==> inputs of 02-26 <==
==> flow/design.v <==
module pwm_hw(
input clk,      			 
input reset,  			     
input red,                   
input green,                 
input blue,                  
output [19:0] Red_High_HW,   
output [19:0] Red_Low_HW,    
output [19:0] Green_High_HW, 
output [19:0] Green_Low_HW,  
output [19:0] Blue_High_HW,  
output [19:0] Blue_Low_HW    
             );
HW_PWM Red(.clk(clk),.reset(reset),.Colour_input(red),.High_Count(Red_High_HW),.Low_Count(Red_Low_HW));           
HW_PWM Green(.clk(clk),.reset(reset),.Colour_input(green),.High_Count(Green_High_HW), .Low_Count(Green_Low_HW));  
HW_PWM Blue(.clk(clk),.reset(reset),.Colour_input(blue),.High_Count(Blue_High_HW), .Low_Count(Blue_Low_HW));      
endmodule
module HW_PWM(
input clk,                     
input reset,                   
input Colour_input,            
output reg [19:0] High_Count,  
output reg [19:0] Low_Count    
            );
reg PrevPwm;                   
reg [19:0]Count;               
always@(posedge clk)
begin
if (!reset)                    
    begin
	Count<=20'b0;
	High_Count<=20'b0;
	Low_Count<=20'b0;          
	PrevPwm<=1'b0;
	end
else if(Colour_input==1)       
   begin
	if(PrevPwm!=Colour_input)  
		begin
 		Low_Count<=Count;      
		PrevPwm<=1'b1;         
		Count<=20'b0;          
		end
	else
		begin                  
		Count<=Count+1'b1;     
		end
  end
else if(Colour_input==0)       
	begin
	if(PrevPwm!=Colour_input)  
		begin
		High_Count<=Count;     
		PrevPwm<=Colour_input; 
		Count<=20'b0;          
		end
else
     begin                     
     Count<=Count+1'b1;        
     end     
end
end			
endmodule			
==> flow/run.sh <==
#!/bin/bash
# the make line also repeats each setting of config.mk as NAME=value (left out here)
make -C /OpenROAD-flow-scripts/flow DESIGN_CONFIG=/design/flow/config.mk WORK_HOME=/design/flow/orfs CLKGATE_MAP_FILE= finish
==> flow/config.mk <==
export PLATFORM = sky130hd
export DESIGN_NAME = pwm_hw
export DESIGN_NICKNAME = pwm_hw
export VERILOG_FILES = /design/flow/design.v
export SDC_FILE = /design/flow/constraint.sdc
export NUM_CORES = 4
export LEC_CHECK = 0
export CAP_MARGIN = 30
export CELL_PAD_IN_SITES_DETAIL_PLACEMENT = 2
export CELL_PAD_IN_SITES_GLOBAL_PLACEMENT = 1
export CORE_MARGIN = 2
export CORE_UTILIZATION = 46
export CTS_CLUSTER_SIZE = 34
export GPL_ROUTABILITY_DRIVEN = 0
export HOLD_SLACK_MARGIN = 0.07
export MAX_ROUTING_LAYER = met5
export PLACE_DENSITY = 0.47
export SLEW_MARGIN = 20
==> flow/constraint.sdc <==
create_clock -name core_clock -period 2.07 [get_ports {clk}]
set_input_delay 0.4140 -clock core_clock [delete_from_list [all_inputs] [get_ports {clk}]]
set_output_delay 0.4140 -clock core_clock [all_outputs]
set_load 0.01 [all_outputs]
==> 01-13 (differences from 02-26) <==
CAP_MARGIN = 20   (was 30)
CELL_PAD_IN_SITES_DETAIL_PLACEMENT = default   (was 2)
CELL_PAD_IN_SITES_GLOBAL_PLACEMENT = default   (was 1)
CORE_UTILIZATION = 40   (was 46)
CTS_CLUSTER_SIZE = default   (was 34)
GPL_ROUTABILITY_DRIVEN = default   (was 0)
HOLD_SLACK_MARGIN = default   (was 0.07)
MAX_ROUTING_LAYER = default   (was met5)
PLACE_DENSITY = 0.6   (was 0.47)
==> flow/constraint.sdc (replaced) <==
create_clock -name core_clock -period 1.79 [get_ports {clk}]
set_input_delay 0.3580 -clock core_clock [delete_from_list [all_inputs] [get_ports {clk}]]
set_output_delay 0.3580 -clock core_clock [all_outputs]
set_load 0.01 [all_outputs]
==> 03-10 (differences from 02-26) <==
ABC_AREA = 1   (was default)
CAP_MARGIN = 20   (was 30)
CELL_PAD_IN_SITES_DETAIL_PLACEMENT = default   (was 2)
CELL_PAD_IN_SITES_GLOBAL_PLACEMENT = default   (was 1)
CORE_UTILIZATION = 70   (was 46)
CTS_CLUSTER_DIAMETER = 243   (was default)
CTS_CLUSTER_SIZE = 22   (was 34)
GPL_ROUTABILITY_DRIVEN = default   (was 0)
HOLD_SLACK_MARGIN = default   (was 0.07)
MAX_ROUTING_LAYER = default   (was met5)
PLACE_DENSITY = 0.6   (was 0.47)
==> flow/constraint.sdc (replaced) <==
create_clock -name core_clock -period 0.94 [get_ports {clk}]
set_input_delay 0.1880 -clock core_clock [delete_from_list [all_inputs] [get_ports {clk}]]
set_output_delay 0.1880 -clock core_clock [all_outputs]
set_load 0.01 [all_outputs]
==> 02-16 (differences from 02-26) <==
CAP_MARGIN = 20   (was 30)
CELL_PAD_IN_SITES_DETAIL_PLACEMENT = default   (was 2)
CELL_PAD_IN_SITES_GLOBAL_PLACEMENT = default   (was 1)
CORE_UTILIZATION = 33   (was 46)
CTS_CLUSTER_SIZE = default   (was 34)
GPL_ROUTABILITY_DRIVEN = default   (was 0)
HOLD_SLACK_MARGIN = default   (was 0.07)
MAX_ROUTING_LAYER = default   (was met5)
PLACE_DENSITY = 0.6   (was 0.47)
==> flow/constraint.sdc (replaced) <==
create_clock -name core_clock -period 1.79 [get_ports {clk}]
set_input_delay 0.3580 -clock core_clock [delete_from_list [all_inputs] [get_ports {clk}]]
set_output_delay 0.3580 -clock core_clock [all_outputs]
set_load 0.01 [all_outputs]
==> comparison table <==
item                                                                                               02-16                              03-10             01-13                           02-26
Combinational Area                                                                              3386 um2                                  -          3386 um2                               -
Overall track demand over capacity in global routing                                              0.1394                                  -            0.1740                               -
Clock network share of area                                                                      0.05670                                  -           0.06604                               -
Post-synthesis share of cell area spent on full adders, half adders and majority gates           0.01551                            0.01587           0.01551                         0.01551
Post-detailed-route count of antenna-violating nets                                                    0                                  -                 0                               -
# DRC                                                                                                  0                                  -                 0                               -
Final WL                                                                                        16000 um                                  -          16430 um                               -
Startpoint of the lowest-slack hold path                                                           reset                                  -             reset                               -
Area of the die                                                                                23200 um2                          10960 um2         19240 um2                       16800 um2
Group with the largest share of power                                                   sequential cells                                  -  sequential cells                               -
Data arrival time of the worst path                                                              1350 ps                                  -           1350 ps                               -
Count of filler cells inserted in the layout                                                        2087                                  -              1583                               -
Top Layer Used                                                                                      met4                                  -              met4                               -
Run status                                                              no timing/DRC/antenna violations                     did not finish  no timing/DRC/antenna violations                  did not finish
Last stage reached                                                                                     -  detailed placement (3_5_place_dp)                 -  clock tree synthesis (4_1_cts)
GR Util met3                                                                                     0.04863                                  -           0.03971                               -

---

==> run a <==
RTL: the design.v shown in full above, as it stands there.
export LEC_CHECK = 0
export CAP_MARGIN = 20
export CORE_MARGIN = 2
export CORE_UTILIZATION = 67
export CTS_CLUSTER_SIZE = 23
export PLACE_DENSITY = 0.6
export SLEW_MARGIN = 20
create_clock -name core_clock -period 1.53 [get_ports {clk}]
run.sh (not shown) runs the stock make flow with config.mk's settings and CLKGATE_MAP_FILE=.
==> run b (differences from run a) <==
CORE_UTILIZATION = 72   (was 67)
CTS_CLUSTER_SIZE = not set   (was 23)
SETUP_SLACK_MARGIN = 0.45   (was not set)
==> flow/constraint.sdc (replaced) <==
create_clock -name core_clock -period 1.55 [get_ports {clk}]
set_input_delay 0.3100 -clock core_clock [delete_from_list [all_inputs] [get_ports {clk}]]
set_output_delay 0.3100 -clock core_clock [all_outputs]
set_load 0.01 [all_outputs]
==> run c (differences from run a) <==
CORE_UTILIZATION = 72   (was 67)
CTS_CLUSTER_DIAMETER = 94   (was not set)
CTS_CLUSTER_SIZE = not set   (was 23)
PLACE_DENSITY = not set   (was 0.6)
PLACE_DENSITY_LB_ADDON = 0.06   (was not set)
SETUP_SLACK_MARGIN = 0.38   (was not set)
TNS_END_PERCENT = 5   (was not set)
==> flow/constraint.sdc (replaced) <==
create_clock -name core_clock -period 1.32 [get_ports {clk}]
set_input_delay 0.2640 -clock core_clock [delete_from_list [all_inputs] [get_ports {clk}]]
set_output_delay 0.2640 -clock core_clock [all_outputs]
set_load 0.01 [all_outputs]
==> summary of the runs <==
- In die size, run b and run c do not differ.
- Run c stopped in detailed placement (DPL-0033). Run a finished but fails on setup timing. Run b never finished: it broke off in clock tree synthesis (DPL-0038).
- In area after synthesis, run b and run a do not differ.
- Synthesized cell count is the same in run b and run a.

---

==> inputs of job 9657 <==
RTL: the design.v shown in full above, as it stands there.
==> flow/config.mk <==
export PLATFORM = sky130hd
export DESIGN_NAME = pwm_hw
export DESIGN_NICKNAME = pwm_hw
export VERILOG_FILES = /design/flow/design.v
export SDC_FILE = /design/flow/constraint.sdc
export NUM_CORES = 4
export LEC_CHECK = 0
export CAP_MARGIN = 20
export CORE_MARGIN = 2
export CORE_UTILIZATION = 40
export PLACE_DENSITY = 0.6
export SLEW_MARGIN = 20
==> flow/constraint.sdc <==
create_clock -name core_clock -period 2.0 [get_ports {clk}]
set_input_delay 0.4000 -clock core_clock [delete_from_list [all_inputs] [get_ports {clk}]]
set_output_delay 0.4000 -clock core_clock [all_outputs]
set_load 0.01 [all_outputs]
==> inputs of job 8099, as changes to job 9657 <==
Settings changed: CORE_UTILIZATION 40 to 61, CTS_CLUSTER_DIAMETER set to 395, CTS_CLUSTER_SIZE set to 100, PLACE_DENSITY 0.6 to 0.86, SETUP_SLACK_MARGIN set to 0.35, TNS_END_PERCENT set to 5.
==> inputs of job 1382, as changes to job 9657 <==
Settings changed: CAP_MARGIN 20 to 5, CORE_ASPECT_RATIO set to 0.51, CORE_MARGIN 2 to 9, CORE_UTILIZATION 40 to 38, CTS_CLUSTER_SIZE set to 22, GPL_TIMING_DRIVEN set to 0, HOLD_SLACK_MARGIN set to -0.06, MAX_ROUTING_LAYER set to met4, PLACE_DENSITY 0.6 to unset, PLACE_DENSITY_LB_ADDON set to 0.0, SETUP_SLACK_MARGIN set to 0.07, TNS_END_PERCENT set to 75.
==> notes <==
Job 9657 finished with timing, DRC and antenna clean. Job 8099 completed with no timing, DRC or antenna violations. Job 1382 passed the timing, DRC and antenna checks.
First-iteration DRC count: job 9657 < job 1382 < job 8099.
Sequential power is about the same in job 1382 and job 8099.
Non-clock buffer count: job 8099 is lower than job 1382 (3).
Combinational power, lowest first: job 1382, job 8099, job 9657.
Between job 8099 and job 9657, the lower global-route usage is in job 9657 (gap 9.0 points).
The highest clock power belongs to job 9657, the lowest to job 8099.
In sequential cell count, job 9657 and job 8099 do not differ.
The highest fmax belongs to job 8099, the lowest to job 1382.
Setup slack: job 8099 > job 9657 > job 1382.
The highest die size belongs to job 1382, the lowest to job 8099.
==> figures <==
                                                                                          job 1382                  job 9657           job 8099
Slew @ Worst Pin                                                                          854.6 ps                  356.2 ps           415.6 ps
Initial cell density of the core                                                            39.46%                    40.54%             63.03%
Outcome                                                                             finished clean            finished clean     finished clean
Worst setup slack after layout                                                            139.1 ps                  245.9 ps           253.6 ps
Die Width                                                                                 211.5 um                  138.7 um           113.1 um
Area growth syn-to-layout                                                                   29.60%                    31.46%             29.67%
Final weighted congestion in routability-driven placement                                   0.7689                    0.8299             0.7836
Router iterations before antenna repair                                                          4                         4                 16
Required time worst endpoint                                                               2360 ps                   2350 ps            1600 ps
Detail-routed net length per standard cell                                                16.61 um                  14.82 um           16.82 um
Routed length on met1                                                                      8921 um                   7383 um            7031 um
CP Buf/Inv Count                                                                                 0                         0                  1
Worst setup path endpoint                                                 Red.Count[19]$_SDFF_PP0_  Red.Count[15]$_SDFF_PP0_  Green_High_HW[17]
Flop share of the area                                                                      38.95%                    38.39%             39.40%
Final layout net count                                                                         859                       856                856
Power of the clock network                                                               0.00327 W                 0.00342 W          0.00285 W
Overall Power                                                                           0.007355 W                0.007517 W         0.006937 W
Number of violations reported at the end of detailed-routing iteration 0                       260                       155                277
Post-layout utilization of the core                                                         51.14%                    53.30%             81.73%
Power share of the sequential group                                                          50.2%                     49.1%              53.2%
Crit path DAT                                                                              2220 ps                   2100 ps            1350 ps
Power and IR drop assume default switching activity.
